[flow/config.mk]
export PLATFORM = sky130hd
export DESIGN_NAME = izhikevich_neuron
export DESIGN_NICKNAME = izhikevich_neuron
export VERILOG_FILES = /design/flow/design.v
export SDC_FILE = /design/flow/constraint.sdc
export NUM_CORES = 4
export LEC_CHECK = 0
export ABC_AREA = 1
export CAP_MARGIN = 20
export CORE_MARGIN = 2
export CORE_UTILIZATION = 72
export CTS_CLUSTER_SIZE = 86
export GPL_ROUTABILITY_DRIVEN = 1
export HOLD_SLACK_MARGIN = 0.04
export MAX_ROUTING_LAYER = met4
export PLACE_DENSITY_LB_ADDON = 0.04
export SETUP_SLACK_MARGIN = 1.43
export SLEW_MARGIN = 5
export TNS_END_PERCENT = 10
[flow/constraint.sdc]
create_clock -name core_clock -period 11.3 [get_ports {clk}]
set_input_delay 2.2600 -clock core_clock [delete_from_list [all_inputs] [get_ports {clk}]]
set_output_delay 2.2600 -clock core_clock [all_outputs]
set_load 0.01 [all_outputs]
[flow/design.v]
module izhikevich_neuron #(parameter DT = 16'h0100)  
(
    input wire clk,
    input wire rst,
    input wire [15:0] I,           
    output reg spike               
);
    reg signed [15:0] v, u;
    wire signed [15:0] a = 16'h0051;    
    wire signed [15:0] b = 16'h0200;    
    wire signed [15:0] c = -16'sd16640;  
    wire signed [15:0] d = 16'h0800;    
    wire signed [15:0] v_sq;
    wire signed [15:0] term1, term2, term3, dv_raw, du_raw;
    wire signed [15:0] bv;
    localparam signed [15:0] V_THRESH = 16'd7680;  
    cordic_mult sq_v (.x(v), .y(v), .out(v_sq));
    cordic_mult mul_004 (.x(16'h0148), .y(v_sq), .out(term1));
    cordic_mult mul_5v (.x(16'h0500), .y(v), .out(term2));
    assign term3 = 16'd35840;  
    assign dv_raw = term1 + term2 + term3 - u + I;
    cordic_mult mul_bv (.x(b), .y(v), .out(bv));
    assign du_raw = (bv - u);
    wire signed [15:0] du;
    cordic_mult mul_a (.x(a), .y(du_raw), .out(du));
    wire signed [31:0] dv_dt = dv_raw * $signed(DT);
    wire signed [31:0] du_dt = du * $signed(DT);
    always @(posedge clk or posedge rst) begin
        if (rst) begin
            v <= c;
            u <= 0;
            spike <= 0;
        end else begin
            if (v >= V_THRESH) begin
                v <= c;
                u <= u + d;
                spike <= 1;
            end else begin
                v <= v + dv_dt[23:8];  
                u <= u + du_dt[23:8];
                spike <= 0;
            end
        end
    end
endmodule
module cordic_mult(
    input signed [15:0] x,
    input signed [15:0] y,
    output signed [15:0] out
);
    wire signed [31:0] temp;
    assign temp = x * y;
    assign out = temp[23:8];  
endmodule
[flow/run.sh]
#!/bin/bash
# the make line also repeats each setting of config.mk as NAME=value (left out here)
make -C /OpenROAD-flow-scripts/flow DESIGN_CONFIG=/design/flow/config.mk WORK_HOME=/design/flow/orfs CLKGATE_MAP_FILE= finish
==> reports/results.ini, run 1 <==
[setup_path]
crit_slowest_cell = fa_1
crit_top_cell = fa_1
reg2regPathDepth = 53
crit_end = v[15]$_DFF_PP1_
crit_start = v[8]$_DFF_PP1_
path_buffers = 12
crit_type = reg2reg
cp_max_fo = 6
r2r_end = v[15]$_DFF_PP1_
rrSetupSlack_ns = 0.27
critPathRequiredTime_ns = 11.50
cp.arrival_ns = 11.23
timing.rr.start = v[8]$_DFF_PP1_
worstSetupEndpointType = register
cp_top_family = adder cells
cp.depth = 53
slowest_delay_ns = 0.58
start_kind = register

[grt]
grt-ovfl-total = 0
antenna_found_initial = 0
grt_pass1_vias = 13900
grt_max_degree = 34
grt_pass1_wl_um = 65000
grt_usage = 0.373

[cts]
cts_sinks = 33
clk_pin_slew_worst_paths_ns = 0.06
numCtsBuffers = 5
cts_hold_buf = 0
clkLatencyLatePin_ns = 0.28
h-tree-depth = 2
root_buffer = clkbuf_16
cts_tree = built
clock_tree.buffer_depth = 2

[run]
openroad.warnings = 32
maxCapViolations = 0

[hold_path]
hold_depth = 2
holdCritStartpoint = u[9]$_DFFE_PP0P_
hold_class = reg2reg
holdPathEnd = u[9]$_DFFE_PP0P_

[logic_synthesis]
yosysWarnings = 1
fp_nets = 2545
fa_ha_area_frac = 0.520
ys_sh_aoi = 0.0758
mux_area_frac = 0
top_cells_by_area = fa_1 (32%), ha_1 (20%), inv_1 (15%)
ys_sh_simple = 0.147
syn_inst = 2026
ys_sh_xor = 0.0462
largest_area_cell = fa_1
syn_avg_cell_area_um2 = 7.74
top_cell = inv_1
synth-edff-count = 0
ys.flops = 33
synthDistinctLibCells = 49
synthTopLogicFamily = adder cells
netlist_area_um2 = 15700
ys_chip_area_um2 = 15700
yosysTopAreaCellShare = 0.322
async_flop_share = 1.00
yosys_cells = 2026
postSynthSeqShare = 0.0532
ys_dominant_reg_cell = dfrtp_1
synthTopCellsByCount = inv_1 (608), nand2_1 (360), fa_1 (252)

[sta]
max-slew-margin-rel = 0.313
hold_ws_ns = 0.530
slew_viol_final = 0
rsz0062_at_grt = yes
fin_crit_sh = 0.976
worst_slew_pin_slew_ns = 1.03
hold_viol = 0
fin_crit_ns = 11.03
finalSetupTns_ns = 0
finalSetupViolations = 0
fin_skew_ns = 0.00418
fmax_mhz = 90.6

[place]
dp_hpwl_um = 32600
postPlaceCellArea_um2 = 16600
numPortBuffers = 18
place_congestion = 0.949

[outcome]
status = complete, no violations

[final_layout]
area_growth_syn_to_layout_pct = 14.1
postLayoutCellArea_um2 = 17900
fin_util = 0.828
fin_nets = 2633

[routing]
antennaDiodeCount = 0
vias_per_cell = 5.51
route.detailed.drc = 0
wl_per_cell_um = 16.8
ant_nets = 0
totalWireLength_um = 40100
detail_route.first_pass.iterations = 5
vias = 13200
drt_iter0_markers = 738

[die]
fp_util = 0.726
coreArea_um2 = 21600
die_h_um = 152
rows = 54
die_area_um2 = 23000
chipWidth_um = 152
ioPinCount = 19

## metal layers
| metal | GRT usage | wire, um | up-vias |
|---|---|---|---|
| met1 | 0.452 | 15800 | 6393 |
| met4 | 0.160 | 1930 | 0 |
| li1 | - | - | 6223 |
| met3 | 0.0419 | 2460 | 143 |
| met2 | 0.637 | 20000 | 427 |
| met5 | - | 0 | - |
## repair_timing
action / CTS / global route
resized: 91 / 53
setup buffers: 32 / 22
pin swaps: 49 / 43
setup endpoints to repair: 13 / 13
## metrics by stage
step,setup WS (ns),instances
2_1_floorplan,0.904,2026
3_3_place_gp,0.0973,2333
3_5_place_dp,-0.120,2333
4_1_cts,0.489,2373
5_1_grt,-0.0511,2395
6_report,0.268,2395
## final cells by class
class | count | area [um2]
timing repair buffer | 112 | 963
inverter | 621 | 2330
clock inverter | 3 | 17.5
tap | 280 | 350
clock buffer | 5 | 125
fill | 1390 | 3720
multi-input combinational | 1341 | 13300
sequential | 33 | 846
==> run 2, diff against run 1 <==
- CORE_UTILIZATION: 72 -> 67
- CTS_CLUSTER_DIAMETER: not set -> 291
- CTS_CLUSTER_SIZE: 86 -> 100
- GPL_ROUTABILITY_DRIVEN: 1 -> not set
- HOLD_SLACK_MARGIN: 0.04 -> not set
- MAX_ROUTING_LAYER: met4 -> not set
- PLACE_DENSITY_LB_ADDON: 0.04 -> 0.29
- SETUP_SLACK_MARGIN: 1.43 -> not set
- SLEW_MARGIN: 5 -> 15
- TNS_END_PERCENT: 10 -> 40
- clock period: 11.3 -> 12.0 ns (I/O delays scaled with it)
==> run 2 against run 1 <==
Routed wire length is 6.9% lower. Sequential share of layout area rose by 0.50 points. Critical path depth is 8 lower. Utilization is 11 points lower. Sequential cell count stayed put. Critical endpoint is now v[14]$_DFF_PP0_. Largest cell class unchanged.
==> reports/results.ini, run 2 <==
[routing]
vias_per_cell = 5.38  ; -2.3%
wl_per_cell_um = 15.9  ; -5.4%
drt_iter0_markers = 929  ; +26%
antennaDiodeCount = 0  ; unchanged
totalWireLength_um = 37400  ; -6.9%
ant_nets = 0  ; unchanged
vias = 12700  ; -3.8%
detail_route.first_pass.iterations = 5  ; unchanged
route.detailed.drc = 0  ; unchanged

[cts]
root_buffer = clkbuf_16
cts_tree = built
numCtsBuffers = 5  ; unchanged
clock_tree.buffer_depth = 2  ; unchanged
h-tree-depth = 2  ; unchanged
cts_sinks = 33  ; unchanged
clkLatencyLatePin_ns = 0.29  ; about the same
clk_pin_slew_worst_paths_ns = 0.06  ; about the same

[logic_synthesis]
top_cells_by_area = fa_1 (32%), ha_1 (20%), inv_1 (15%)
synthTopLogicFamily = adder cells
synthDistinctLibCells = 49  ; unchanged
async_flop_share = 1.00  ; unchanged
ys_chip_area_um2 = 15700  ; unchanged
syn_inst = 2026  ; unchanged
synth-edff-count = 0  ; unchanged
ys_sh_aoi = 0.0758  ; unchanged
top_cell = inv_1
ys_sh_simple = 0.147  ; unchanged
yosys_cells = 2026  ; unchanged
yosysTopAreaCellShare = 0.322  ; unchanged
ys.flops = 33  ; unchanged
largest_area_cell = fa_1
postSynthSeqShare = 0.0532  ; unchanged
mux_area_frac = 0  ; unchanged
ys_sh_xor = 0.0462  ; unchanged
fa_ha_area_frac = 0.520  ; unchanged
yosysWarnings = 1  ; unchanged
syn_avg_cell_area_um2 = 7.74  ; unchanged
fp_nets = 2545  ; unchanged
synthTopCellsByCount = inv_1 (608), nand2_1 (360), fa_1 (252)
netlist_area_um2 = 15700  ; unchanged
ys_dominant_reg_cell = dfrtp_1

[final_layout]
area_growth_syn_to_layout_pct = 5.18
postLayoutCellArea_um2 = 16500  ; -7.8%
fin_nets = 2562  ; -2.7%
nFillCells = 1804  ; +30%

[sta]
finalSetupViolations = 0  ; unchanged
worst_slew_pin_slew_ns = 0.557  ; -0.470 ns
hold_ws_ns = 0.544  ; +0.0136 ns
fmax_mhz = 87.3  ; -3.6%
max-slew-margin-rel = 0.626  ; +0.313
hold_viol = 0  ; unchanged
fin_crit_ns = 11.45  ; +0.417 ns
fin_skew_ns = 0.00887  ; +0.00468 ns
slew_viol_final = 0  ; unchanged
fin_crit_sh = 0.954  ; -0.0222

[run]
maxCapViolations = 0  ; unchanged
openroad.warnings = 29  ; -9.4%

[place]
numPortBuffers = 18  ; unchanged
dp_hpwl_um = 32400  ; -0.66%
place_congestion = 0.967  ; +1.9%
postPlaceCellArea_um2 = 16200  ; -2.2%

[grt]
grt_pass1_wl_um = 62300  ; -4.2%
grt_max_degree = 34  ; unchanged
grt_usage = 0.320  ; -0.0537
antenna_found_initial = 0  ; unchanged
grt-ovfl-total = 0  ; unchanged
grt_pass1_vias = 13000  ; -6.5%

[setup_path]
cp_top_family = adder cells
timing.rr.start = v[12]$_DFF_PP1_
crit_slowest_cell = dfstp_4
crit_top_cell = inv_1
crit_start = v[12]$_DFF_PP1_
reg2regPathDepth = 45  ; -15%
crit_type = reg2reg
cp.arrival_ns = 11.62  ; +0.39 ns
slowest_delay_ns = 0.76  ; +0.18 ns
critPathRequiredTime_ns = 12.17  ; +0.67 ns
start_kind = register
r2r_end = v[14]$_DFF_PP0_
rrSetupSlack_ns = 0.55  ; +0.28 ns
cp.depth = 45  ; -15%
path_buffers = 11  ; -1
cp_max_fo = 15  ; +9
crit_end = v[14]$_DFF_PP0_
worstSetupEndpointType = register

[hold_path]
hold_class = reg2reg
holdCritStartpoint = u[9]$_DFFE_PP0P_
holdPathEnd = u[9]$_DFFE_PP0P_
hold_depth = 2  ; unchanged

[outcome]
status = complete, no violations

[die]
fp_util = 0.687  ; -0.0389
rows = 55  ; +1.9%
coreArea_um2 = 22800  ; +5.7%
chipWidth_um = 157  ; +3.6%
die_h_um = 157  ; +3.6%
die_area_um2 = 24700  ; +7.3%
ioPinCount = 19  ; unchanged

## run 2: per-layer routing
layer,global-route usage,part of all wire,up-vias
met5,0,0,-
met4,0.0861,0.027,0
met3,0.0443,0.076,66
met2,0.533,0.46,463
met1,0.440,0.43,6056
li1,-,-,6098
## run 2: per-stage QoR
| stage | std cells | setup WS [ns] | setup TNS (ns) | util |
|---|---|---|---|---|
| final | 2357 | 0.551 | 0 | 0.722 |
| after CTS | 2351 | 0.215 | 0 | 0.717 |
| after floorplan | 2026 | 1.14 | 0 | - |
| after global placement | 2343 | 0.466 | 0 | 0.711 |
| after detailed placement | 2343 | 0.306 | 0 | 0.711 |
| after global routing | 2357 | -0.00235 | -0.00235 | 0.722 |
## run 2: area by class of cell
type                    count  area [um2]  area share
inverters                 621        2330       0.141
clock buffers               8         146     0.00887
multi-input cells        1341       12400       0.753
repair buffers             41         353      0.0214
well taps                 313         392      0.0237
flip-flops and latches     33         862      0.0522
## run 2: timing repair
action	CTS	global route
setup buffers	0	6
resized	0	24
hold buffers	0	0
setup endpoints to repair	0	5
==> run 3, diff against run 2 <==
- ABC_AREA: 1 -> not set
- CELL_PAD_IN_SITES_DETAIL_PLACEMENT: not set -> 2
- CELL_PAD_IN_SITES_GLOBAL_PLACEMENT: not set -> 2
- CORE_MARGIN: 2 -> 6
- CORE_UTILIZATION: 67 -> 55
- CTS_CLUSTER_DIAMETER: 291 -> 260
- CTS_CLUSTER_SIZE: 100 -> 86
- GPL_ROUTABILITY_DRIVEN: not set -> 0
- HOLD_SLACK_MARGIN: not set -> 0.04
- MIN_ROUTING_LAYER: not set -> met2
- PLACE_DENSITY: not set -> 0.5
- PLACE_DENSITY_LB_ADDON: 0.29 -> not set
- SETUP_SLACK_MARGIN: not set -> 1.1
- SLEW_MARGIN: 15 -> 5
- TNS_END_PERCENT: 40 -> 10
- clock period: 12.0 -> 8.2 ns (I/O delays scaled with it)
==> run 3 against run 2 <==
The flow now stops in 3_5_place_dp. Synthesized cell count down 19%. Synthesized area down 6.7%. Die size increased by 24%.
==> reports/results.ini, run 3 <==
[logic_synthesis]
synth-edff-count = 0  ; unchanged
synthTopLogicFamily = adder cells
ys_dominant_reg_cell = dfrtp_1
postSynthSeqShare = 0.0570  ; +0.00380
yosys_cells = 1637  ; -19%
ys.flops = 33  ; unchanged
ys_chip_area_um2 = 14600  ; -6.7%
async_flop_share = 1.00  ; unchanged
syn_avg_cell_area_um2 = 8.94  ; +16%
top_cells_by_area = fa_1 (34%), ha_1 (21%), inv_1 (12%)
fa_ha_area_frac = 0.557  ; +0.0372
ys_sh_aoi = 0.0807  ; +0.00498
yosysTopAreaCellShare = 0.345  ; +0.0230
ys_sh_simple = 0.104  ; -0.0428
ys_sh_xor = 0.0709  ; +0.0247
top_cell = inv_1
synthTopCellsByCount = inv_1 (467), fa_1 (252), ha_1 (249)
largest_area_cell = fa_1
syn_inst = 1637  ; -19%
synthDistinctLibCells = 56  ; +14%
netlist_area_um2 = 14600  ; -6.7%
yosysWarnings = 1  ; unchanged
fp_nets = 2156  ; -15%
mux_area_frac = 0.00291  ; +0.00291

[outcome]
lastStage = 3_5_place_dp
stop_error = [ERROR DPL-0033] detailed placement checks failed during check placement.
status = aborted with a tool error

[die]
fp_util = 0.562  ; -0.125
ioPinCount = 19  ; unchanged
rows = 59  ; +7.3%
coreArea_um2 = 26100  ; +14%
chipWidth_um = 175  ; +12%
die_area_um2 = 30700  ; +24%
die_h_um = 175  ; +12%

[place]
numPortBuffers = 18  ; unchanged

==> run 4, diff against run 3 <==
- ABC_AREA: not set -> 1
- CELL_PAD_IN_SITES_DETAIL_PLACEMENT: 2 -> not set
- CELL_PAD_IN_SITES_GLOBAL_PLACEMENT: 2 -> not set
- CORE_MARGIN: 6 -> 2
- CORE_UTILIZATION: 55 -> 70
- CTS_CLUSTER_DIAMETER: 260 -> 358
- CTS_CLUSTER_SIZE: 86 -> not set
- GPL_ROUTABILITY_DRIVEN: 0 -> not set
- HOLD_SLACK_MARGIN: 0.04 -> not set
- MIN_ROUTING_LAYER: met2 -> not set
- PLACE_DENSITY: 0.5 -> not set
- PLACE_DENSITY_LB_ADDON: not set -> 0.01
- SETUP_SLACK_MARGIN: 1.1 -> 2.34
- SLEW_MARGIN: 5 -> 20
- TNS_END_PERCENT: 10 -> not set
- clock period: 8.2 -> 8.0 ns (I/O delays scaled with it)
==> run 4 against run 3 <==
The flow stops in 5_1_grt. Die size decreased by 23%. Synthesized cell count increased by 24%. Synthesized area increased by 7.1%.
==> reports/results.ini, run 4 <==
[logic_synthesis]
ys_dominant_reg_cell = dfrtp_1
synth-edff-count = 0  ; unchanged
fp_nets = 2545  ; +18%
ys_sh_aoi = 0.0758  ; -0.00498
largest_area_cell = fa_1
top_cell = inv_1
ys_sh_simple = 0.147  ; +0.0428
yosysTopAreaCellShare = 0.322  ; -0.0230
ys.flops = 33  ; unchanged
top_cells_by_area = fa_1 (32%), ha_1 (20%), inv_1 (15%)
ys_chip_area_um2 = 15700  ; +7.1%
syn_avg_cell_area_um2 = 7.74  ; -13%
postSynthSeqShare = 0.0532  ; -0.00380
netlist_area_um2 = 15700  ; +7.1%
yosysWarnings = 1  ; unchanged
synthTopCellsByCount = inv_1 (608), nand2_1 (360), fa_1 (252)
mux_area_frac = 0  ; -0.00291
synthDistinctLibCells = 49  ; -13%
async_flop_share = 1.00  ; unchanged
syn_inst = 2026  ; +24%
ys_sh_xor = 0.0462  ; -0.0247
synthTopLogicFamily = adder cells
yosys_cells = 2026  ; +24%
fa_ha_area_frac = 0.520  ; -0.0372

[place]
numPortBuffers = 18  ; unchanged
pre_cts_ws_ns = -3.42
place_inst = 2526
place_congestion = 0.986
dp_hpwl_um = 38900

[grt]
grt-ovfl-total = 592
grt_usage = 0.893

[outcome]
lastStage = 5_1_grt
stop_error = [ERROR GRT-0232] Routing congestion too high. Check the congestion heatmap in the GUI.
status = aborted with a tool error

[cts]
h-tree-depth = 2
root_buffer = clkbuf_16
numCtsBuffers = 5
clock_tree.buffer_depth = 2
cts_hold_buf = 0
cts_sinks = 33

[die]
die_area_um2 = 23600  ; -23%
chipWidth_um = 154  ; -12%
rows = 54  ; -8.5%
die_h_um = 154  ; -12%
coreArea_um2 = 21900  ; -16%
ioPinCount = 19  ; unchanged
fp_util = 0.717  ; +0.155

run 4: timing repair:
action,in CTS
setup endpoints to repair,28
gates resized,283
buffers inserted,51
pin swaps,141
run 4: per-layer routing:
layer  GRT overflow  global-route usage
met1             10               0.841
met2            411                1.06
met3              9               0.761
met4            162               0.971
met5              0               0.449
run 4: stage by stage:
step | setup TNS (ns) | area, um2
after detailed placement | -34.81 | 18200
after global placement | -31.47 | 18200
after CTS | -29.67 | 20000
after floorplan | -22.73 | 16200
==> run 5, diff against run 4 <==
- ABC_AREA: 1 -> not set
- CORE_UTILIZATION: 70 -> 72
- CTS_CLUSTER_DIAMETER: 358 -> 193
- CTS_CLUSTER_SIZE: not set -> 98
- PLACE_DENSITY: not set -> 0.6
- PLACE_DENSITY_LB_ADDON: 0.01 -> not set
- SETUP_SLACK_MARGIN: 2.34 -> not set
- TNS_END_PERCENT: not set -> 40
- clock period: 8.0 -> 7.41 ns (I/O delays scaled with it)
==> run 5 against run 4 <==
Now fails the layout checks on negative setup slack. Synthesized area decreased by 6.7%. Die size fell by 9.0%. Synthesized cell count decreased by 19%.
==> reports/results.ini, run 5 <==
[routing]
detail_route.first_pass.iterations = 6
vias_per_cell = 5.88
totalWireLength_um = 44100
route.detailed.drc = 0
wl_per_cell_um = 20.4
ant_nets = 0
drt_iter0_markers = 693
vias = 12700
antennaDiodeCount = 0

[logic_synthesis]
fp_nets = 2156  ; -15%
synth-edff-count = 0  ; unchanged
postSynthSeqShare = 0.0570  ; +0.00380
synthDistinctLibCells = 56  ; +14%
yosys_cells = 1637  ; -19%
mux_area_frac = 0.00291  ; +0.00291
synthTopLogicFamily = adder cells
top_cells_by_area = fa_1 (34%), ha_1 (21%), inv_1 (12%)
top_cell = inv_1
ys_sh_aoi = 0.0807  ; +0.00498
ys_chip_area_um2 = 14600  ; -6.7%
ys.flops = 33  ; unchanged
netlist_area_um2 = 14600  ; -6.7%
ys_dominant_reg_cell = dfrtp_1
syn_inst = 1637  ; -19%
synthTopCellsByCount = inv_1 (467), fa_1 (252), ha_1 (249)
ys_sh_xor = 0.0709  ; +0.0247
fa_ha_area_frac = 0.557  ; +0.0372
async_flop_share = 1.00  ; unchanged
syn_avg_cell_area_um2 = 8.94  ; +16%
yosysWarnings = 1  ; unchanged
ys_sh_simple = 0.104  ; -0.0428
largest_area_cell = fa_1
yosysTopAreaCellShare = 0.345  ; +0.0230

[sta]
fin_skew_ns = 0.00504
worst_slew_pin_slew_ns = 0.949
fmax_mhz = 85.3
fin_crit_ns = 11.73
rsz0062_at_grt = yes
finalSetupViolations = 16
max-slew-margin-rel = 0.364
slew_viol_final = 0
hold_viol = 0
layout_setup_ws_ns = -4.32
fin_crit_sh = 1.58
hold_ws_ns = 0.541

[die]
chipWidth_um = 147  ; -4.6%
die_h_um = 147  ; -4.6%
rows = 52  ; -3.7%
fp_util = 0.728  ; +0.0117
ioPinCount = 19  ; unchanged
die_area_um2 = 21500  ; -9.0%
coreArea_um2 = 20100  ; -8.2%

[place]
numPortBuffers = 18  ; unchanged
dp_hpwl_um = 30300  ; -22%
place_congestion = 0.908  ; -7.8%
place_inst = 2111  ; -16%
postPlaceCellArea_um2 = 16900  ; -7.1%

[final_layout]
fin_nets = 2405
postLayoutCellArea_um2 = 18100
layout.cells.non_filler = 2157
area_growth_syn_to_layout_pct = 23.4

[setup_path]
start_kind = register
worstSetupEndpointType = register
rrSetupSlack_ns = -4.32
cp.depth = 45
cp_max_fo = 6
slowest_delay_ns = 0.61
crit_end = v[15]$_DFF_PP1_
cp_top_family = adder cells
crit_slowest_cell = dfstp_2
crit_top_cell = fa_1
critPathRequiredTime_ns = 7.64
r2r_end = v[15]$_DFF_PP1_
timing.rr.start = v[8]$_DFF_PP1_
reg2regPathDepth = 45
crit_start = v[8]$_DFF_PP1_
crit_type = reg2reg
cp.arrival_ns = 11.96
path_buffers = 10

[grt]
grt_pass1_vias = 13500
grt-ovfl-total = 0
antenna_found_initial = 0
grt_max_degree = 34
grt_pass1_wl_um = 62900
grt_usage = 0.370

[hold_path]
holdCritStartpoint = u[4]$_DFFE_PP0P_
holdPathEnd = u[4]$_DFFE_PP0P_
hold_depth = 2
hold_class = reg2reg

[cts]
clock_tree.buffer_depth = 2  ; unchanged
cts_tree = built
clk_pin_slew_worst_paths_ns = 0.07
numCtsBuffers = 5  ; unchanged
cts_hold_buf = 0  ; unchanged
clkLatencyLatePin_ns = 0.31
h-tree-depth = 2  ; unchanged
cts_sinks = 33  ; unchanged
root_buffer = clkbuf_16

[run]
maxCapViolations = 0
openroad.warnings = 35

[outcome]
so_faults = negative setup slack
status = failed layout checks

run 5: timing repair:
action | 4_1_cts | 5_1_grt
gates resized | 60 | 75
setup buffers | 17 | 23
pin swaps | 39 | 87
endpoints found under the setup margin | 17 | 20
run 5: per-layer routing:
| metal | GRT usage | routed length, um | part of all wire | up-vias |
|---|---|---|---|---|
| met2 | 0.677 | 22300 | 0.51 | 639 |
| met5 | 0 | 0 | 0 | - |
| met1 | 0.424 | 15200 | 0.35 | 6202 |
| met3 | 0.0553 | 2950 | 0.067 | 318 |
| li1 | - | - | - | 5533 |
| met4 | 0.180 | 3590 | 0.081 | 0 |
run 5: through the flow:
stage	worst slack [ns]	setup TNS, ns	utilization
CTS	-3.81	-38.24	0.871
finish	-4.32	-46.90	0.898
detailed placement	-3.90	-42.49	0.842
global placement	-3.57	-38.13	0.842
floorplan	-3.50	-33.12	-
global route	-4.60	-51.85	0.898
run 5: final cells by class:
cell class	count	area, um2
tap	270	338
clock buffer	5	125
timing repair buffer	267	2140
clock inverter	3	17.5
sequential	33	843
multi-input combinational	1110	12800
fill	856	2040
inverter	469	1760
==> run 6, diff against run 5 <==
- ABC_AREA: not set -> 1
- CTS_CLUSTER_DIAMETER: 193 -> 168
- CTS_CLUSTER_SIZE: 98 -> not set
- PLACE_DENSITY: 0.6 -> 0.35
- TNS_END_PERCENT: 40 -> 35
- clock period: 7.41 -> 9.64 ns (I/O delays scaled with it)
==> run 6 against run 5 <==
The flow now stops in 5_1_grt. Synthesized area increased by 7.1%. Synthesized cell count increased by 24%. Die size increased by 6.9%.
==> reports/results.ini, run 6 <==
[die]
coreArea_um2 = 21600  ; +7.5%
die_h_um = 152  ; +3.4%
die_area_um2 = 23000  ; +6.9%
chipWidth_um = 152  ; +3.4%
rows = 54  ; +3.8%
ioPinCount = 19  ; unchanged
fp_util = 0.726  ; -0.00271

[logic_synthesis]
ys_sh_xor = 0.0462  ; -0.0247
syn_avg_cell_area_um2 = 7.74  ; -13%
ys_sh_aoi = 0.0758  ; -0.00498
top_cells_by_area = fa_1 (32%), ha_1 (20%), inv_1 (15%)
largest_area_cell = fa_1
yosysWarnings = 1  ; unchanged
postSynthSeqShare = 0.0532  ; -0.00380
yosysTopAreaCellShare = 0.322  ; -0.0230
fp_nets = 2545  ; +18%
ys_sh_simple = 0.147  ; +0.0428
ys_dominant_reg_cell = dfrtp_1
synthTopCellsByCount = inv_1 (608), nand2_1 (360), fa_1 (252)
synthTopLogicFamily = adder cells
async_flop_share = 1.00  ; unchanged
fa_ha_area_frac = 0.520  ; -0.0372
mux_area_frac = 0  ; -0.00291
top_cell = inv_1
syn_inst = 2026  ; +24%
ys.flops = 33  ; unchanged
synth-edff-count = 0  ; unchanged
ys_chip_area_um2 = 15700  ; +7.1%
synthDistinctLibCells = 49  ; -13%
yosys_cells = 2026  ; +24%
netlist_area_um2 = 15700  ; +7.1%

[place]
numPortBuffers = 18  ; unchanged
dp_hpwl_um = 36900  ; +22%
place_congestion = 0.976  ; +7.5%

[cts]
h-tree-depth = 2  ; unchanged
clock_tree.buffer_depth = 2  ; unchanged
cts_sinks = 33  ; unchanged
cts_hold_buf = 0  ; unchanged
root_buffer = clkbuf_16
numCtsBuffers = 5  ; unchanged

[outcome]
lastStage = 5_1_grt
status = aborted with a tool error

run 6: metrics by stage:
step | setup WS (ns) | instances | instance area (um2) | hold WS [ns]
2_1_floorplan | -0.756 | 2026 | 16000 | 0.481
3_3_place_gp | -1.71 | 2530 | 18100 | 0.529
3_5_place_dp | -1.87 | 2530 | 18100 | 0.552
4_1_cts | -0.988 | 2574 | 19300 | 0.564
run 6: what timing repair did:
| action | CTS |
|---|---|
| setup endpoints to repair | 13 |
| buffers inserted | 36 |
| pin swaps | 84 |
| resized | 165 |
==> run 7, diff against run 6 <==
- ABC_AREA: 1 -> not set
- CAP_MARGIN: 20 -> 0
- CORE_UTILIZATION: 72 -> 71
- CTS_CLUSTER_DIAMETER: 168 -> not set
- MAX_ROUTING_LAYER: not set -> met4
- PLACE_DENSITY: 0.35 -> 0.66
- TNS_END_PERCENT: 35 -> not set
- clock period: 9.64 -> 8.19 ns (I/O delays scaled with it)
==> run 7 against run 6 <==
Now fails the layout checks on negative setup slack. Synthesized area is 6.7% lower. Die size is 5.2% lower. Synthesized cell count is 19% lower.
==> reports/results.ini, run 7 <==
[place]
place_congestion = 0.886  ; -9.2%
dp_hpwl_um = 29700  ; -20%
pre_cts_ws_ns = -3.07  ; -1.21 ns
numPortBuffers = 18  ; unchanged

[run]
openroad.warnings = 34
maxCapViolations = 0

[logic_synthesis]
synthDistinctLibCells = 56  ; +14%
syn_avg_cell_area_um2 = 8.94  ; +16%
synth-edff-count = 0  ; unchanged
yosysWarnings = 1  ; unchanged
synthTopLogicFamily = adder cells
yosys_cells = 1637  ; -19%
top_cell = inv_1
ys_dominant_reg_cell = dfrtp_1
postSynthSeqShare = 0.0570  ; +0.00380
top_cells_by_area = fa_1 (34%), ha_1 (21%), inv_1 (12%)
ys_sh_xor = 0.0709  ; +0.0247
fp_nets = 2156  ; -15%
mux_area_frac = 0.00291  ; +0.00291
ys_sh_aoi = 0.0807  ; +0.00498
ys_chip_area_um2 = 14600  ; -6.7%
fa_ha_area_frac = 0.557  ; +0.0372
yosysTopAreaCellShare = 0.345  ; +0.0230
async_flop_share = 1.00  ; unchanged
ys.flops = 33  ; unchanged
largest_area_cell = fa_1
synthTopCellsByCount = inv_1 (467), fa_1 (252), ha_1 (249)
ys_sh_simple = 0.104  ; -0.0428
syn_inst = 1637  ; -19%
netlist_area_um2 = 14600  ; -6.7%

[die]
die_h_um = 148  ; -2.6%
chipWidth_um = 148  ; -2.6%
ioPinCount = 19  ; unchanged
rows = 52  ; -3.7%
die_area_um2 = 21800  ; -5.2%
coreArea_um2 = 20200  ; -6.4%
fp_util = 0.724  ; -0.00198

[sta]
fin_crit_sh = 1.48
hold_viol = 0
fmax_mhz = 82.3
slew_viol_final = 0
rsz0062_at_grt = yes
layout_setup_ws_ns = -3.97
worst_slew_pin_slew_ns = 0.959
max-slew-margin-rel = 0.357
fin_crit_ns = 12.16
fin_skew_ns = 0.0159
finalSetupViolations = 15

[setup_path]
rrSetupSlack_ns = -3.97
r2r_end = v[15]$_DFF_PP1_
reg2regPathDepth = 43
crit_top_cell = fa_1
worstSetupEndpointType = register
crit_start = v[11]$_DFF_PP1_
cp.arrival_ns = 12.39
crit_end = v[15]$_DFF_PP1_
timing.rr.start = v[11]$_DFF_PP1_
cp.depth = 43
path_buffers = 8
cp_max_fo = 5
crit_slowest_cell = fa_1
slowest_delay_ns = 0.71
crit_type = reg2reg
start_kind = register
critPathRequiredTime_ns = 8.42
cp_top_family = adder cells

[routing]
detail_route.first_pass.iterations = 6
totalWireLength_um = 49800
vias = 13300
wl_per_cell_um = 22.9
vias_per_cell = 6.11
highest_layer = met4
route.detailed.drc = 0
routed-wl-met2_um = 24100
wl_met3_um = 4430
ant_nets = 0
drt_iter0_markers = 947
wl_met1_um = 16200

[cts]
h-tree-depth = 2  ; unchanged
cts_tree = built
root_buffer = clkbuf_16
clk_pin_slew_worst_paths_ns = 0.06
numCtsBuffers = 5  ; unchanged
cts_sinks = 33  ; unchanged
clkLatencyLatePin_ns = 0.32
clock_tree.buffer_depth = 2  ; unchanged

[grt]
grt_usage = 0.392
grt_pass1_wl_um = 65100
grt-ovfl-total = 0
antenna_found_initial = 3
grt_pass1_vias = 13600
grt_max_degree = 34

[outcome]
so_faults = negative setup slack
status = failed layout checks

[final_layout]
area_growth_syn_to_layout_pct = 25.8
fin_nets = 2421

[hold_path]
hold_depth = 2
hold_class = reg2reg
holdPathEnd = u[6]$_DFFE_PP0P_
holdCritStartpoint = u[6]$_DFFE_PP0P_

==> run 7: final cells by class <==
cell class                      instances  area (um2)
Clock inverter                          1        30.0
Tap cell                              270         338
Clock buffer                            7         143
Fill cell                             795        1810
Inverter                              469        1760
Sequential cell                        33         843
Multi-Input combinational cell       1110       13000
Antenna cell                            3        7.51
Timing Repair Buffer                  283        2260
==> run 7: repair_timing <==
item | in CTS | in global routing
setup endpoints to repair | 14 | 16
cloned | 0 | 0
buffers inserted | 41 | 25
hold buffers | 0 | 0
pin swaps | 35 | 79
resized | 72 | 91
==> run 7: stage by stage <==
stage	setup TNS, ns	hold WS (ns)	std cells	cell area [um2]	utilization
2_1_floorplan	-20.91	0.477	1637	15100	-
3_3_place_gp	-26.79	0.505	2102	17000	0.839
3_5_place_dp	-29.08	0.510	2102	17000	0.839
4_1_cts	-29.06	0.524	2149	17700	0.877
5_1_grt	-41.92	0.580	2176	18400	0.911
6_report	-38.16	0.533	2176	18400	0.911
==> run 7: per-layer routing <==
layer | up-vias | track usage
met5 | - | -
met4 | 0 | 0.176
met3 | 464 | 0.0444
met2 | 894 | 0.701
met1 | 6365 | 0.441
li1 | 5568 | -
==> run 8, diff against run 7 <==
- CAP_MARGIN: 0 -> 20
- CORE_UTILIZATION: 71 -> 72
- PLACE_DENSITY: 0.66 -> not set
- PLACE_DENSITY_LB_ADDON: not set -> 0.07
- SETUP_SLACK_MARGIN: not set -> 3.25
- clock period: 8.19 -> 11.1 ns (I/O delays scaled with it)
==> run 8 against run 7 <==
Final cell count fell by 5.2%. Critical path depth increased by 2. Global-route usage increased by 0.95 points. Utilization shrank 3.2 points. Register-to-register slack improved by 3.1 ns. The layout still fails its checks (negative setup slack). Die size decreased by 1.4%. Highest routed layer unchanged. Maximum frequency is 1.5% higher. Worst hold slack got worse by 0.0049 ns. Sequential cell count is the same. Cell area fell by 4.1%. Largest cell class unchanged.
==> reports/results.ini, run 8 <==
[hold_path]
holdCritStartpoint = u[4]$_DFFE_PP0P_
hold_depth = 2  ; unchanged
hold_class = reg2reg
holdPathEnd = u[4]$_DFFE_PP0P_

[logic_synthesis]
postSynthSeqShare = 0.0570  ; unchanged
ys_sh_xor = 0.0709  ; unchanged
largest_area_cell = fa_1
syn_avg_cell_area_um2 = 8.94  ; unchanged
top_cell = inv_1
ys_chip_area_um2 = 14600  ; unchanged
synthTopCellsByCount = inv_1 (467), fa_1 (252), ha_1 (249)
top_cells_by_area = fa_1 (34%), ha_1 (21%), inv_1 (12%)
synthDistinctLibCells = 56  ; unchanged
fp_nets = 2156  ; unchanged
syn_inst = 1637  ; unchanged
ys_dominant_reg_cell = dfrtp_1
yosysWarnings = 1  ; unchanged
ys_sh_simple = 0.104  ; unchanged
ys.flops = 33  ; unchanged
synthTopLogicFamily = adder cells
fa_ha_area_frac = 0.557  ; unchanged
synth-edff-count = 0  ; unchanged
netlist_area_um2 = 14600  ; unchanged
yosys_cells = 1637  ; unchanged
ys_sh_aoi = 0.0807  ; unchanged
async_flop_share = 1.00  ; unchanged
yosysTopAreaCellShare = 0.345  ; unchanged
mux_area_frac = 0.00291  ; unchanged

[final_layout]
area_growth_syn_to_layout_pct = 20.7
fin_util = 0.879  ; -0.0316
nFillCells = 916  ; +15%
fin_nets = 2309  ; -4.6%

[setup_path]
cp.arrival_ns = 12.19  ; -0.20 ns
cp_top_family = adder cells
timing.rr.start = v[8]$_DFF_PP1_
cp.depth = 45  ; +4.7%
crit_slowest_cell = dfstp_2
worstSetupEndpointType = register
crit_type = reg2reg
cp_max_fo = 6  ; +1
reg2regPathDepth = 45  ; +4.7%
crit_end = v[15]$_DFF_PP1_
path_buffers = 8  ; unchanged
crit_start = v[8]$_DFF_PP1_
r2r_end = v[15]$_DFF_PP1_
critPathRequiredTime_ns = 11.31  ; +2.89 ns
slowest_delay_ns = 0.70  ; about the same
crit_top_cell = fa_1
rrSetupSlack_ns = -0.87  ; +3.09 ns
start_kind = register

[die]
fp_util = 0.728  ; +0.00468
die_h_um = 147  ; -0.68%
die_area_um2 = 21500  ; -1.4%
ioPinCount = 19  ; unchanged
chipWidth_um = 147  ; -0.68%
coreArea_um2 = 20100  ; -0.64%
rows = 52  ; unchanged

[routing]
ant_nets = 0  ; unchanged
drt_iter0_markers = 1132  ; +20%
route.detailed.drc = 0  ; unchanged
wl_per_cell_um = 23.5  ; +3.0%
vias = 12900  ; -2.8%
totalWireLength_um = 48600  ; -2.4%
detail_route.first_pass.iterations = 7  ; +1
vias_per_cell = 6.27  ; +2.6%

[cts]
clock_tree.buffer_depth = 2  ; unchanged
numCtsBuffers = 5  ; unchanged
h-tree-depth = 2  ; unchanged
cts_sinks = 33  ; unchanged
cts_hold_buf = 0  ; unchanged
clk_pin_slew_worst_paths_ns = 0.08  ; +0.02 ns
root_buffer = clkbuf_16
clkLatencyLatePin_ns = 0.31  ; about the same
cts_tree = built

[grt]
antenna_found_initial = 2  ; -1
grt_pass1_wl_um = 65900  ; +1.2%
grt_usage = 0.401  ; +0.00950
grt_pass1_vias = 13600  ; -0.30%
grt_max_degree = 34  ; unchanged
grt-ovfl-total = 0  ; unchanged

[outcome]
so_faults = negative setup slack
status = failed layout checks

[sta]
hold_viol = 0  ; unchanged
slew_viol_final = 0  ; unchanged
fin_crit_sh = 1.08  ; -0.405
fmax_mhz = 83.5  ; +1.5%
fin_skew_ns = 0.0193  ; +0.00349 ns
fin_crit_ns = 11.97  ; -0.181 ns
rsz0062_at_grt = yes
worst_slew_pin_slew_ns = 0.939  ; -0.0200 ns
hold_ws_ns = 0.528  ; -0.00485 ns
finalSetupTns_ns = -3.19  ; +34.97 ns
max-slew-margin-rel = 0.370  ; +0.0134
finalSetupViolations = 7  ; -8
layout_setup_ws_ns = -0.875  ; +3.09 ns

[place]
numPortBuffers = 18  ; unchanged
place_congestion = 0.908  ; +2.5%
dp_hpwl_um = 28200  ; -5.0%

[run]
openroad.warnings = 32  ; -5.9%
maxCapViolations = 0  ; unchanged

-- run 8: cell type report --
class	instances	area (um2)	area share
antenna	2	5.00	0.000283
clock buffer	6	139	0.00786
clock inverter	2	13.8	0.000779
inverter	469	1770	0.100
multi-input combinational	1110	13100	0.743
sequential	33	845	0.0478
tap	270	338	0.0191
timing repair buffer	171	1440	0.0814
-- run 8: per-stage QoR --
stage | instances | cell area (um2) | worst slack [ns]
final | 2063 | 17700 | -0.875
after global routing | 2063 | 17700 | -1.16
after CTS | 2040 | 17200 | 0.00657
after detailed placement | 1961 | 15900 | -0.225
after global placement | 1961 | 15900 | 0.0247
after floorplan | 1637 | 15100 | 0.193
-- run 8: layer usage --
| metal | up-vias | track usage | part of all wire |
|---|---|---|---|
| met5 | - | - | 0 |
| met4 | 0 | 0.214 | 0.099 |
| met3 | 454 | 0.0650 | 0.10 |
| met2 | 990 | 0.697 | 0.47 |
| met1 | 6142 | 0.443 | 0.33 |
| li1 | 5339 | - | - |
-- run 8: what timing repair did --
action / CTS / global route
setup buffers: 71 / 21
gates resized: 114 / 83
endpoints found under the hold margin: 0 / 0
pin swaps: 91 / 83
setup endpoints to repair: 15 / 20
==> run 9, diff against run 8 <==
- CORE_MARGIN: 2 -> 6
- CORE_UTILIZATION: 72 -> 37
- CTS_CLUSTER_SIZE: not set -> 86
- GPL_ROUTABILITY_DRIVEN: not set -> 1
- HOLD_SLACK_MARGIN: not set -> 0.04
- MAX_ROUTING_LAYER: met4 -> not set
- PLACE_DENSITY_LB_ADDON: 0.07 -> 0.01
- SETUP_SLACK_MARGIN: 3.25 -> not set
- SLEW_MARGIN: 20 -> 5
- TNS_END_PERCENT: not set -> 10
- clock period: 11.1 -> 8.2 ns (I/O delays scaled with it)
==> run 9 against run 8 <==
Still fails the layout checks on negative setup slack. Routed wire length fell by 28%. Register-to-register slack got worse by 2.2 ns. Non-clock buffer count rose by 114. Die size rose by 110%.
==> reports/results.ini, run 9 <==
[grt]
grt_use_met1 = 0.218  ; -0.225
grtUsageMet3 = 0.0110  ; -0.0540
antenna_found_initial = 0  ; -2
busiest_layer = met2
grt_usage = 0.164  ; -0.237
grt_pass1_wl_um = 59200  ; -10%
grt_max_degree = 34  ; unchanged
grt-ovfl-total = 0  ; unchanged
grt_pass1_vias = 12000  ; -11%
use_met2 = 0.299  ; -0.398

[logic_synthesis]
async_flop_share = 1.00  ; unchanged
largest_area_cell = fa_1
yosysWarnings = 1  ; unchanged
synthTopCellsByCount = inv_1 (467), fa_1 (252), ha_1 (249)
mux_area_frac = 0.00291  ; unchanged
syn_avg_cell_area_um2 = 8.94  ; unchanged
ys.flops = 33  ; unchanged
syn_inst = 1637  ; unchanged
fp_nets = 2156  ; unchanged
ys_chip_area_um2 = 14600  ; unchanged
synth-edff-count = 0  ; unchanged
top_cells_by_area = fa_1 (34%), ha_1 (21%), inv_1 (12%)
ys_sh_xor = 0.0709  ; unchanged
ys_sh_simple = 0.104  ; unchanged
postSynthSeqShare = 0.0570  ; unchanged
ys_dominant_reg_cell = dfrtp_1
fa_ha_area_frac = 0.557  ; unchanged
yosysTopAreaCellShare = 0.345  ; unchanged
yosys_cells = 1637  ; unchanged
netlist_area_um2 = 14600  ; unchanged
synthDistinctLibCells = 56  ; unchanged
synthTopLogicFamily = adder cells
ys_sh_aoi = 0.0807  ; unchanged
top_cell = inv_1

[final_layout]
fin_util = 0.465  ; -0.414
nFillCells = 3896  ; +330%
layout.cells.non_filler = 2423  ; +17%
fin_nets = 2423  ; +4.9%
area_growth_syn_to_layout_pct = 23.2
postLayoutCellArea_um2 = 18000  ; +2.1%
seqCellArea_um2 = 843  ; -0.15%
logic_area_um2 = 12400  ; -5.3%

[setup_path]
cp_max_fo = 6  ; unchanged
path_buffers = 8  ; unchanged
crit_end = v[15]$_DFF_PP1_
crit_slowest_cell = fa_2
cp.arrival_ns = 11.51  ; -0.68 ns
rrSetupSlack_ns = -3.11  ; -2.23 ns
crit_top_cell = fa_1
reg2regPathDepth = 43  ; -4.4%
cp_top_family = adder cells
r2r_end = v[15]$_DFF_PP1_
start_kind = register
cp.depth = 43  ; -4.4%
crit_start = v[2]$_DFF_PP0_
slowest_delay_ns = 0.58  ; -0.12 ns
worstSetupEndpointType = register
critPathRequiredTime_ns = 8.40  ; -2.91 ns
timing.rr.start = v[2]$_DFF_PP0_
crit_type = reg2reg

[place]
pre_cts_ws_ns = -3.51  ; -3.29 ns
postPlaceCellArea_um2 = 17300  ; +9.0%
place_congestion = 0.813  ; -11%
dp_hpwl_um = 31900  ; +13%
numPortBuffers = 18  ; unchanged
place_inst = 2387  ; +22%

[sta]
fin_crit_ns = 11.31  ; -0.666 ns
rsz0062_at_grt = yes
finalSetupViolations = 14  ; +7
fmax_mhz = 88.4  ; +5.9%
fin_crit_sh = 1.38  ; +0.300
worst_slew_pin_slew_ns = 0.730  ; -0.209 ns
max-slew-margin-rel = 0.501  ; +0.131
hold_ws_ns = 0.529  ; +0.00141 ns
fin_skew_ns = 0.00769  ; -0.0117 ns
layout_setup_ws_ns = -3.11  ; -2.23 ns
slew_viol_final = 0  ; unchanged
finalSetupTns_ns = -28.09  ; -24.91 ns
hold_viol = 0  ; unchanged

[cts]
clkLatencyLatePin_ns = 0.29  ; -0.02 ns
root_buffer = clkbuf_16
cts_tree = built
cts_sinks = 33  ; unchanged
h-tree-depth = 2  ; unchanged
clock_tree.buffer_depth = 2  ; unchanged
clk_pin_slew_worst_paths_ns = 0.06  ; -0.02 ns
numCtsBuffers = 5  ; unchanged

[routing]
totalWireLength_um = 34900  ; -28%
vias_per_cell = 4.53  ; -28%
detail_route.first_pass.iterations = 4  ; -3
wl_per_cell_um = 14.4  ; -39%
antennaDiodeCount = 0  ; -2
drt_iter0_markers = 312  ; -72%
route.detailed.drc = 0  ; unchanged
vias = 11000  ; -15%
ant_nets = 0  ; unchanged

[hold_path]
holdCritStartpoint = u[6]$_DFFE_PP0P_
hold_depth = 2  ; unchanged
hold_class = reg2reg
holdPathEnd = u[6]$_DFFE_PP0P_

[die]
ioPinCount = 19  ; unchanged
fp_util = 0.377  ; -0.351
die_h_um = 211  ; +44%
rows = 72  ; +38%
die_area_um2 = 44500  ; +110%
coreArea_um2 = 38800  ; +93%
chipWidth_um = 211  ; +44%

[run]
maxCapViolations = 0  ; unchanged
openroad.warnings = 32  ; unchanged

[outcome]
so_faults = negative setup slack
status = failed layout checks

-- run 9: what timing repair did --
action                                  CTS  global route
hold buffers                              0             0
setup buffers                            22             6
resized                                  36            37
pin swaps                                17            24
endpoints found under the setup margin   14            16
-- run 9: layout make-up --
class | instances | area share
multi-input combinational | 1110 | 0.688
sequential | 33 | 0.0467
clock buffer | 6 | 0.00714
tap | 518 | 0.0359
clock inverter | 2 | 0.000555
timing repair buffer | 285 | 0.124
inverter | 469 | 0.0976
-- run 9: per-layer routing --
layer,vias to the layer above,part of all wire
met5,-,0
met4,0,0.010
met3,20,0.012
met2,54,0.50
met1,5336,0.48
li1,5556,-
==> run 10, diff against run 9 <==
- ABC_AREA: not set -> 1
- CAP_MARGIN: 20 -> 5
- CELL_PAD_IN_SITES_DETAIL_PLACEMENT: not set -> 1
- CELL_PAD_IN_SITES_GLOBAL_PLACEMENT: not set -> 2
- CORE_ASPECT_RATIO: not set -> 1.11
- CORE_MARGIN: 6 -> 10
- CORE_UTILIZATION: 37 -> 30
- CTS_CLUSTER_DIAMETER: not set -> 98
- CTS_CLUSTER_SIZE: 86 -> 22
- GPL_ROUTABILITY_DRIVEN: 1 -> 0
- HOLD_SLACK_MARGIN: 0.04 -> 0.25
- MAX_ROUTING_LAYER: not set -> met4
- MIN_ROUTING_LAYER: not set -> met2
- PLACE_DENSITY_LB_ADDON: 0.01 -> 0.27
- SETUP_SLACK_MARGIN: not set -> -1.07
- SLEW_MARGIN: 5 -> 10
- TNS_END_PERCENT: 10 -> 90
- clock period: 8.2 -> 12.0 ns (I/O delays scaled with it)
==> run 10 against run 9 <==
Still fails the layout checks on negative setup slack. Die size is 39% higher. Non-clock buffer count is 241 lower. Worst hold slack better by 0.052 ns. Highest routed layer unchanged. Sequential cell count stayed put. Synthesized area is 7.1% higher. Utilization is 14 points lower. Sequential share of layout area is 0.26 points higher. Largest cell class unchanged.
==> reports/results.ini, run 10 <==
[outcome]
status = failed layout checks
so_faults = negative setup slack

[setup_path]
reg2regPathDepth = 46  ; +7.0%
slowest_delay_ns = 0.79  ; +0.21 ns
timing.rr.start = v[7]$_DFF_PP0_
rrSetupSlack_ns = -0.28  ; +2.83 ns
worstSetupEndpointType = register
start_kind = register
critPathRequiredTime_ns = 12.21  ; +3.81 ns
crit_top_cell = inv_1
cp_max_fo = 13  ; +7
crit_start = v[7]$_DFF_PP0_
cp_top_family = adder cells
crit_type = reg2reg
crit_slowest_cell = dfrtp_1
crit_end = v[15]$_DFF_PP1_
r2r_end = v[15]$_DFF_PP1_
path_buffers = 12  ; +4
cp.arrival_ns = 12.50  ; +0.99 ns
cp.depth = 46  ; +7.0%

[sta]
slew_viol_final = 0  ; unchanged
fmax_mhz = 81.4  ; -7.9%
finalSetupViolations = 3  ; -11
finalSetupTns_ns = -0.671  ; +27.42 ns
worst_slew_pin_slew_ns = 0.821  ; +0.0916 ns
fin_crit_ns = 12.28  ; +0.975 ns
max-slew-margin-rel = 0.448  ; -0.0527
fin_skew_ns = 0.00565  ; -0.00203 ns
hold_ws_ns = 0.581  ; +0.0516 ns
hold_viol = 0  ; unchanged
layout_setup_ws_ns = -0.284  ; +2.83 ns
fin_crit_sh = 1.02  ; -0.356

[logic_synthesis]
ys_chip_area_um2 = 15700  ; +7.1%
ys_dominant_reg_cell = dfrtp_1
synthDistinctLibCells = 49  ; -13%
ys_sh_aoi = 0.0758  ; -0.00498
mux_area_frac = 0  ; -0.00291
largest_area_cell = fa_1
yosysTopAreaCellShare = 0.322  ; -0.0230
async_flop_share = 1.00  ; unchanged
synth-edff-count = 0  ; unchanged
postSynthSeqShare = 0.0532  ; -0.00380
yosysWarnings = 1  ; unchanged
top_cell = inv_1
fp_nets = 2545  ; +18%
yosys_cells = 2026  ; +24%
ys_sh_simple = 0.147  ; +0.0428
fa_ha_area_frac = 0.520  ; -0.0372
syn_inst = 2026  ; +24%
synthTopCellsByCount = inv_1 (608), nand2_1 (360), fa_1 (252)
top_cells_by_area = fa_1 (32%), ha_1 (20%), inv_1 (15%)
netlist_area_um2 = 15700  ; +7.1%
syn_avg_cell_area_um2 = 7.74  ; -13%
synthTopLogicFamily = adder cells
ys_sh_xor = 0.0462  ; -0.0247
ys.flops = 33  ; unchanged

[cts]
cts_hold_buf = 0  ; unchanged
clkLatencyLatePin_ns = 0.29  ; about the same
numCtsBuffers = 5  ; unchanged
clock_tree.buffer_depth = 2  ; unchanged
root_buffer = clkbuf_16
cts_setup_buffers = 0  ; -100%
cts_tree = built
clk_pin_slew_worst_paths_ns = 0.06  ; about the same
cts_sinks = 33  ; unchanged
cts-resized-gates = 0  ; -100%
h-tree-depth = 2  ; unchanged

[grt]
grt_pass1_wl_um = 75500  ; +28%
grt_pass1_vias = 20900  ; +74%
busiest_layer = met2
antenna_found_initial = 0  ; unchanged
grt_usage = 0.246  ; +0.0822
grtUsageMet3 = 0.302  ; +0.291
grt_max_degree = 34  ; unchanged
grt-ovfl-total = 0  ; unchanged
use_met2 = 0.305  ; +0.00549
grt_use_met1 = 0  ; -0.218

[final_layout]
area_growth_syn_to_layout_pct = 7.70
fin_nets = 2565  ; +5.9%
fin_util = 0.326  ; -0.139
postLayoutCellArea_um2 = 16900  ; -6.3%
nFillCells = 6363  ; +63%

[die]
rows = 88  ; +22%
chipWidth_um = 237  ; +12%
die_area_um2 = 61900  ; +39%
ioPinCount = 19  ; unchanged
fp_util = 0.303  ; -0.0746
coreArea_um2 = 51900  ; +34%
die_h_um = 261  ; +24%

[routing]
detail_route.first_pass.iterations = 7  ; +3
vias = 17400  ; +59%
drt_iter0_markers = 1862  ; +500%
ant_nets = 0  ; unchanged
antennaDiodeCount = 0  ; unchanged
wl_per_cell_um = 17.4  ; +21%
totalWireLength_um = 47500  ; +36%
route.detailed.drc = 0  ; unchanged
vias_per_cell = 6.39  ; +41%

[hold_path]
holdCritStartpoint = u[9]$_DFFE_PP0P_
holdPathEnd = u[9]$_DFFE_PP0P_
hold_class = reg2reg
hold_depth = 2  ; unchanged

[place]
dp_hpwl_um = 40700  ; +28%
numPortBuffers = 18  ; unchanged
postPlaceCellArea_um2 = 16800  ; -3.3%

[run]
maxCapViolations = 0  ; unchanged
openroad.warnings = 29  ; -9.4%

[run 10: area by class of cell]
type,count,area [um2],share of cell area
well taps,675,845,0.0500
multi-input cells,1341,12400,0.732
repair buffers,44,375,0.0222
inverters,621,2330,0.138
clock buffers,8,136,0.00807
flip-flops and latches,33,835,0.0494
[run 10: per-layer routing]
| metal | vias to the layer above | share of wire |
|---|---|---|
| met4 | 0 | 0.043 |
| met2 | 4463 | 0.58 |
| met5 | - | 0 |
| li1 | 6053 | - |
| met3 | 249 | 0.38 |
| met1 | 6631 | 0 |
[run 10: stage by stage]
stage,worst slack (ns),cells
after floorplan,1.14,2026
after global placement,-0.0830,2714
after detailed placement,-0.190,2714
after CTS,-0.220,2722
after global routing,-0.965,2722
final,-0.284,2722
==> run 11, diff against run 10 <==
- CAP_MARGIN: 5 -> 20
- CELL_PAD_IN_SITES_DETAIL_PLACEMENT: 1 -> not set
- CELL_PAD_IN_SITES_GLOBAL_PLACEMENT: 2 -> not set
- CORE_ASPECT_RATIO: 1.11 -> not set
- CORE_MARGIN: 10 -> 2
- CORE_UTILIZATION: 30 -> 72
- CTS_CLUSTER_DIAMETER: 98 -> 168
- CTS_CLUSTER_SIZE: 22 -> 80
- GPL_ROUTABILITY_DRIVEN: 0 -> not set
- HOLD_SLACK_MARGIN: 0.25 -> not set
- MIN_ROUTING_LAYER: met2 -> not set
- PLACE_DENSITY_LB_ADDON: 0.27 -> 0.08
- SETUP_SLACK_MARGIN: -1.07 -> 3.41
- SLEW_MARGIN: 10 -> 20
- TNS_END_PERCENT: 90 -> not set
- clock period: 12.0 -> 11.9 ns (I/O delays scaled with it)
==> run 11 against run 10 <==
The run now finishes clean. Via count decreased by 17%. Synthesized area unchanged. Non-clock buffer count increased by 76. Clock skew increased by 0.0039 ns. Die size decreased by 63%. Sequential share of layout area decreased by 0.32 points. Routed wire length increased by 9.3%. Sequential cell count unchanged. Critical endpoint unchanged. Largest cell class unchanged. Highest routed layer unchanged.
==> reports/results.ini, run 11 <==
[logic_synthesis]
ys_sh_xor = 0.0462  ; unchanged
fp_nets = 2545  ; unchanged
ys_sh_simple = 0.147  ; unchanged
synthDistinctLibCells = 49  ; unchanged
postSynthSeqShare = 0.0532  ; unchanged
syn_inst = 2026  ; unchanged
ys_chip_area_um2 = 15700  ; unchanged
fa_ha_area_frac = 0.520  ; unchanged
async_flop_share = 1.00  ; unchanged
ys_dominant_reg_cell = dfrtp_1
top_cells_by_area = fa_1 (32%), ha_1 (20%), inv_1 (15%)
largest_area_cell = fa_1
ys.flops = 33  ; unchanged
yosys_cells = 2026  ; unchanged
synthTopLogicFamily = adder cells
ys_sh_aoi = 0.0758  ; unchanged
yosysWarnings = 1  ; unchanged
yosysTopAreaCellShare = 0.322  ; unchanged
netlist_area_um2 = 15700  ; unchanged
syn_avg_cell_area_um2 = 7.74  ; unchanged
mux_area_frac = 0  ; unchanged
top_cell = inv_1
synth-edff-count = 0  ; unchanged
synthTopCellsByCount = inv_1 (608), nand2_1 (360), fa_1 (252)

[setup_path]
path_buffers = 15  ; +3
crit_top_cell = fa_1
cp_max_fo = 5  ; -8
slowest_delay_ns = 0.70  ; -0.09 ns
r2r_end = v[15]$_DFF_PP1_
crit_type = reg2reg
cp.depth = 52  ; +13%
crit_start = v[8]$_DFF_PP1_
reg2regPathDepth = 52  ; +13%
crit_slowest_cell = fa_2
start_kind = register
crit_end = v[15]$_DFF_PP1_
timing.rr.start = v[8]$_DFF_PP1_
cp.arrival_ns = 11.85  ; -0.65 ns
critPathRequiredTime_ns = 12.09  ; -0.12 ns
cp_top_family = adder cells
worstSetupEndpointType = register
rrSetupSlack_ns = 0.25  ; +0.53 ns

[sta]
finalSetupTns_ns = 0  ; +0.671 ns
hold_ws_ns = 0.552  ; -0.0286 ns
fin_crit_sh = 0.979  ; -0.0443
hold_viol = 0  ; unchanged
layout_setup_ws_ns = 0.245  ; +0.529 ns
fin_skew_ns = 0.00956  ; +0.00390 ns
max-slew-margin-rel = 0.617  ; +0.169
fin_crit_ns = 11.65  ; -0.629 ns
finalSetupViolations = 0  ; -3
worst_slew_pin_slew_ns = 0.574  ; -0.247 ns
rsz0062_at_grt = yes
slew_viol_final = 0  ; unchanged
fmax_mhz = 85.8  ; +5.4%

[hold_path]
holdPathEnd = u[9]$_DFFE_PP0P_
hold_depth = 2  ; unchanged
holdCritStartpoint = u[9]$_DFFE_PP0P_
hold_class = reg2reg

[grt]
antenna_found_initial = 1  ; +1
grt_pass1_wl_um = 67500  ; -11%
grt_pass1_vias = 14300  ; -32%
grt-ovfl-total = 0  ; unchanged
grt_usage = 0.388  ; +0.142
grt_max_degree = 32  ; -5.9%

[final_layout]
fin_util = 0.863  ; +0.537
area_growth_syn_to_layout_pct = 19.0
fin_nets = 2641  ; +3.0%

[die]
ioPinCount = 19  ; unchanged
coreArea_um2 = 21600  ; -58%
fp_util = 0.726  ; +0.423
die_area_um2 = 23000  ; -63%
die_h_um = 152  ; -42%
rows = 54  ; -39%
chipWidth_um = 152  ; -36%

[cts]
cts_sinks = 33  ; unchanged
cts_hold_buf = 0  ; unchanged
clock_tree.buffer_depth = 2  ; unchanged
root_buffer = clkbuf_16
clk_pin_slew_worst_paths_ns = 0.06  ; about the same
clkLatencyLatePin_ns = 0.29  ; about the same
cts_tree = built
numCtsBuffers = 5  ; unchanged
h-tree-depth = 2  ; unchanged

[place]
place_congestion = 0.967
pre_cts_ws_ns = 0.197  ; +0.388 ns
numPortBuffers = 18  ; unchanged
dp_hpwl_um = 32500  ; -20%

[run]
maxCapViolations = 0  ; unchanged
openroad.warnings = 32  ; +10%

[routing]
vias_per_cell = 5.99  ; -6.3%
totalWireLength_um = 51900  ; +9.3%
route.detailed.drc = 0  ; unchanged
vias = 14400  ; -17%
detail_route.first_pass.iterations = 8  ; +1
ant_nets = 0  ; unchanged
drt_iter0_markers = 1359  ; -27%
wl_per_cell_um = 21.6  ; +24%

[outcome]
status = complete, no violations

==> run 11: cell type report <==
cell class              count  area [um2]
fillers                  1151        2960
diodes                      1        2.50
inverters                 621        2340
repair buffers            120        1150
clock buffers               8         146
flip-flops and latches     33         862
multi-input cells        1341       13800
well taps                 280         350
==> run 11: what timing repair did <==
action,4_1_cts,5_1_grt
resized,124,149
setup buffers,56,30
pin swaps,52,60
endpoints found under the setup margin,14,14
gates cloned,0,1
hold endpoints to repair,0,0
==> run 11: metrics by stage <==
| stage | instance area [um2] | instances |
|---|---|---|
| 4_1_cts | 17700 | 2372 |
| 3_3_place_gp | 16500 | 2308 |
| 6_report | 18700 | 2404 |
| 2_1_floorplan | 16200 | 2026 |
| 3_5_place_dp | 16500 | 2308 |
| 5_1_grt | 18700 | 2404 |
==> run 11: routing by layer <==
metal	global-route usage	wire [um]	vias up
li1	-	-	6240
met1	0.448	17400	6835
met2	0.671	24400	912
met3	0.0584	5530	410
met4	0.176	4520	0
met5	-	0	-
